Setup of build 61:
Design cordic_native, start of the top module:
module cordic_native(
    I_rst_n,                 
    I_clk,                   
    I_init_phase,            
    I_change_phase,           
    I_inc_phase,             
    O_cos,                   
    O_sin                    
    );
clock: 3.45 ns
lec_check: 0
cap_margin: 35
core_margin: 2
core_utilization: 72
cts_cluster_diameter: 101
cts_cluster_size: 13
place_density_lb_addon: 0.18
setup_slack_margin: 0.39
slew_margin: 20
run.sh (not shown) runs the stock make flow with config.mk's settings and CLKGATE_MAP_FILE=.
Build 61: full flow OK, the timing, design-rule and antenna checks passed
diff inputs: build 61 => build 3
Settings: CORE_UTILIZATION now 40, was 72; PLACE_DENSITY_LB_ADDON no longer set, was 0.18; CTS_CLUSTER_SIZE no longer set, was 13; SETUP_SLACK_MARGIN no longer set, was 0.39; CTS_CLUSTER_DIAMETER no longer set, was 101; CAP_MARGIN now 20, was 35; the clock period (ns, I/O delays scaled along) now 5.0, was 3.45.
[summary]
Diff build 61 -> build 3: post-layout period usage of the worst path -10 points; core utilization shows a reduction of 38 points; combined global-route utilization of all metal layers has decreased; via count of the first global-routing pass shrank by 2281. Taking build 61 as the reference, in build 3 width of the chip increased by 34% relative to the old numbers; weighted congestion reported at the end of routability-driven placement went down. Of the two values seen for critical-path cell with the highest stage delay, sky130_fd_sc_hd__ha_1 was produced by build 61 and sky130_fd_sc_hd__clkdlybuf4s50_1 by build 3. Number of setup buffers added after CTS: build 3 lower than build 61. Going from build 61 to build 3, via count went down by 7.7%; non-clock buffer count has decreased.
For build 98, these inputs were changed with respect to build 3:
Settings: SETUP_SLACK_MARGIN: unset -> 0.34; CORE_UTILIZATION: 40 -> 72; CAP_MARGIN: 20 -> 0; the clock period (ns, I/O delays scaled along): 5.0 -> 3.32.
==> results <==
- Summary of build 98 over build 3: well tap count shrank by 504; post-route core utilization rose by 42 points; initial cell density of the core moved up; sequential cell area share went down by 1.7 points.
- Build 98 gives less clock network contribution to total cell area than build 3 did.
- Worst hold-check slack: build 3 vs build 98 — no meaningful difference
- Timing, DRC, antenna: 0 failures across build 98 and build 3
- The layout buffer count excluding clock buffers in build 98 sits 241 above the value recorded for build 3.
- Build 98 against build 3: count of nets after finishing went up 233; worst clock skew lost 4.9 ps.
- Run comparison: build 3 launching element of the worst setup path I_inc_phase[1]; build 98 launching element of the worst setup path R_current_phase[0]
[inputs] build 8 vs build 98
Settings: CORE_UTILIZATION now 64, was 72; SETUP_SLACK_MARGIN now 0.74, was 0.34; CAP_MARGIN now 20, was 0.
### Flow results
Number of cells on the worst reg-to-reg path ends up lower on build 8.
On hold slack: between build 8 and build 98, it ends up higher for build 98.
The inputs of build 59 differ from those of build 8 as listed below.
Settings: CORE_UTILIZATION: 64 -> 23; SETUP_SLACK_MARGIN: 0.74 -> unset; the clock period (ns, I/O delays scaled along): 3.32 -> 4.1.
Core utilization: build 59 < build 8. Build 59 ends up with a wire length of the first global-routing pass that is about 13% lower than in build 8. Going from build 8 to build 59, pin count of the biggest net entering global routing saw an increase, total detailed-routing wirelength decreased 32%, number of synthesized flops with an enable pin barely changed, total of clock buffers placed in the layout now smaller. Relative to build 8, combined global-route utilization of all metal layers decreased by 22 points in build 59. Build 59 vs build 8: cell area down by more than 10%. [compare] base=build 8 new=build 59: width of the die has increased, area growth from synthesis to layout has decreased.

---

Starting RTL as in the previous note.
==> flow/config.mk <==
export PLATFORM = sky130hd
export DESIGN_NAME = cordic_native
export DESIGN_NICKNAME = cordic_native
export VERILOG_FILES = /design/flow/design.v
export SDC_FILE = /design/flow/constraint.sdc
export NUM_CORES = 4
export LEC_CHECK = 0
export CAP_MARGIN = 0
export CORE_MARGIN = 2
export CORE_UTILIZATION = 72
export CTS_CLUSTER_SIZE = 93
export PLACE_DENSITY_LB_ADDON = 0.2
export SETUP_SLACK_MARGIN = 0.95
export SLEW_MARGIN = 20
==> flow/constraint.sdc <==
create_clock -name core_clock -period 3.32 [get_ports {I_clk}]
set_input_delay 0.6640 -clock core_clock [delete_from_list [all_inputs] [get_ports {I_clk}]]
set_output_delay 0.6640 -clock core_clock [all_outputs]
set_load 0.01 [all_outputs]
The first run died in global routing, error GRT-0116.
==> next run, changes <==
--- a/flow/config.mk
+++ b/flow/config.mk
@@ -8 +8 @@
-export CAP_MARGIN = 0
+export CAP_MARGIN = 20
@@ -11,3 +11 @@
-export CTS_CLUSTER_SIZE = 93
-export PLACE_DENSITY_LB_ADDON = 0.2
-export SETUP_SLACK_MARGIN = 0.95
+export PLACE_DENSITY_LB_ADDON = 0.18
==> flow/constraint.sdc (replaced) <==
create_clock -name core_clock -period 3.45 [get_ports {I_clk}]
set_input_delay 0.6900 -clock core_clock [delete_from_list [all_inputs] [get_ports {I_clk}]]
set_output_delay 0.6900 -clock core_clock [all_outputs]
set_load 0.01 [all_outputs]
After rerunning:
- The new run completed without violations
- die area is unchanged
- synthesized cell count does not change
- synthesized area does not change

---

== lane 1 ==
Starting RTL as in the previous note.
==> flow/config.mk <==
export PLATFORM = sky130hd
export DESIGN_NAME = cordic_native
export DESIGN_NICKNAME = cordic_native
export VERILOG_FILES = /design/flow/design.v
export SDC_FILE = /design/flow/constraint.sdc
export NUM_CORES = 4
export LEC_CHECK = 0
export CAP_MARGIN = 10
export CELL_PAD_IN_SITES_DETAIL_PLACEMENT = 2
export CELL_PAD_IN_SITES_GLOBAL_PLACEMENT = 2
export CORE_ASPECT_RATIO = 1.92
export CORE_MARGIN = 3
export CORE_UTILIZATION = 66
export CTS_CLUSTER_DIAMETER = 226
export HOLD_SLACK_MARGIN = 0.15
export MAX_ROUTING_LAYER = met4
export MIN_ROUTING_LAYER = met2
export SETUP_SLACK_MARGIN = 1.37
export SLEW_MARGIN = 20
export TNS_END_PERCENT = 25
==> flow/constraint.sdc <==
create_clock -name core_clock -period 7.3 [get_ports {I_clk}]
set_input_delay 1.4600 -clock core_clock [delete_from_list [all_inputs] [get_ports {I_clk}]]
set_output_delay 1.4600 -clock core_clock [all_outputs]
set_load 0.01 [all_outputs]
What ended lane 1 was a tool error in global placement without I/O (3_1_place_gp_skip_io); the run never finished.
[inputs] lane 2 vs lane 1
# lane 1
export LEC_CHECK = 0
export CAP_MARGIN = 10
export CELL_PAD_IN_SITES_DETAIL_PLACEMENT = 2
export CELL_PAD_IN_SITES_GLOBAL_PLACEMENT = 2
export CORE_ASPECT_RATIO = 1.92
export CORE_MARGIN = 3
export CORE_UTILIZATION = 66
export CTS_CLUSTER_DIAMETER = 226
export HOLD_SLACK_MARGIN = 0.15
export MAX_ROUTING_LAYER = met4
export MIN_ROUTING_LAYER = met2
export SETUP_SLACK_MARGIN = 1.37
export SLEW_MARGIN = 20
export TNS_END_PERCENT = 25
create_clock -name core_clock -period 7.3 [get_ports {I_clk}]
# lane 2
export LEC_CHECK = 0
export CAP_MARGIN = 20
export CORE_MARGIN = 2
export CORE_UTILIZATION = 61
export SETUP_SLACK_MARGIN = 0.87
export SLEW_MARGIN = 20
create_clock -name core_clock -period 3.24 [get_ports {I_clk}]
==> results <==
Both conditions hold for lane 2: the flow ran to the end and the final layout passed the timing, design-rule and antenna checks. Effective utilization at floorplan came out lower on lane 2 than on lane 1. The run showing the greater vertical extent of the die is lane 1. The synthesized cell area on lane 1 is in line with that on lane 2. On die area: between lane 2 and lane 1, it ends up higher for lane 2. From lane 1 to lane 2, chip area in the Yosys report did not move at all.
Inputs modified between lane 2 and lane 3:
# lane 2
export LEC_CHECK = 0
export CAP_MARGIN = 20
export CORE_MARGIN = 2
export CORE_UTILIZATION = 61
export SETUP_SLACK_MARGIN = 0.87
export SLEW_MARGIN = 20
create_clock -name core_clock -period 3.24 [get_ports {I_clk}]
# lane 3
export LEC_CHECK = 0
export ABC_AREA = 1
export CAP_MARGIN = 20
export CORE_MARGIN = 2
export CORE_UTILIZATION = 70
export CTS_CLUSTER_SIZE = 71
export PLACE_DENSITY = 0.65
export SLEW_MARGIN = 20
create_clock -name core_clock -period 2.42 [get_ports {I_clk}]
Notes after the runs:
The flow ended early for lane 3: it failed with a tool error in global routing (5_1_grt).
In the tables for lane 2 and lane 3, HPWL after detailed placement reads higher with lane 3.
Lane 3 vs. lane 2: post-synth area from yosys stat increased by 3.8% relative to the old numbers, multiplexer fraction of the synthesized cell area now smaller, complex-gate fraction of the synthesized area went up, total standard cell area after synthesis climbed about 4%.
Delta (lane 3 minus lane 2): number of distinct library cells after synthesis saw a decrease, area of the core region saw a decrease.
> inputs changed (lane 3 -> lane 4)
# lane 3
export LEC_CHECK = 0
export ABC_AREA = 1
export CAP_MARGIN = 20
export CORE_MARGIN = 2
export CORE_UTILIZATION = 70
export CTS_CLUSTER_SIZE = 71
export PLACE_DENSITY = 0.65
export SLEW_MARGIN = 20
create_clock -name core_clock -period 2.42 [get_ports {I_clk}]
# lane 4
export LEC_CHECK = 0
export ABC_AREA = 1
export CAP_MARGIN = 20
export CORE_MARGIN = 2
export CORE_UTILIZATION = 70
export CTS_CLUSTER_SIZE = 72
export PLACE_DENSITY = 0.65
export SETUP_SLACK_MARGIN = 0.53
export SLEW_MARGIN = 20
create_clock -name core_clock -period 2.84 [get_ports {I_clk}]
==> results <==
In the summary table, lane 4 is marked failed, with error GRT-0232 raised in global routing (5_1_grt). The total CTS buffers of lane 4 and that of lane 3 are within noise of each other. Lane 4 -> lane 3: adder and majority cell fraction of the synthesized area delta 0, exact match. Placed wire-length estimate (higher): lane 3. The worst slack at placement reported for lane 4 is greater than that of lane 3 by 0.34 ns. Min quantity of gates resized following cts across lane 3 and lane 4: lane 4. Diff lane 3..lane 4 | count of library flops with an enable pin | unchanged. On lane 4: cell area after placement is 9.6% lower than what lane 3 gave. Compared with lane 3, lane 4 shows number of placed instances, taps included lower by 9.0%. Placer congestion estimate essentially unchanged between lane 3 and lane 4.
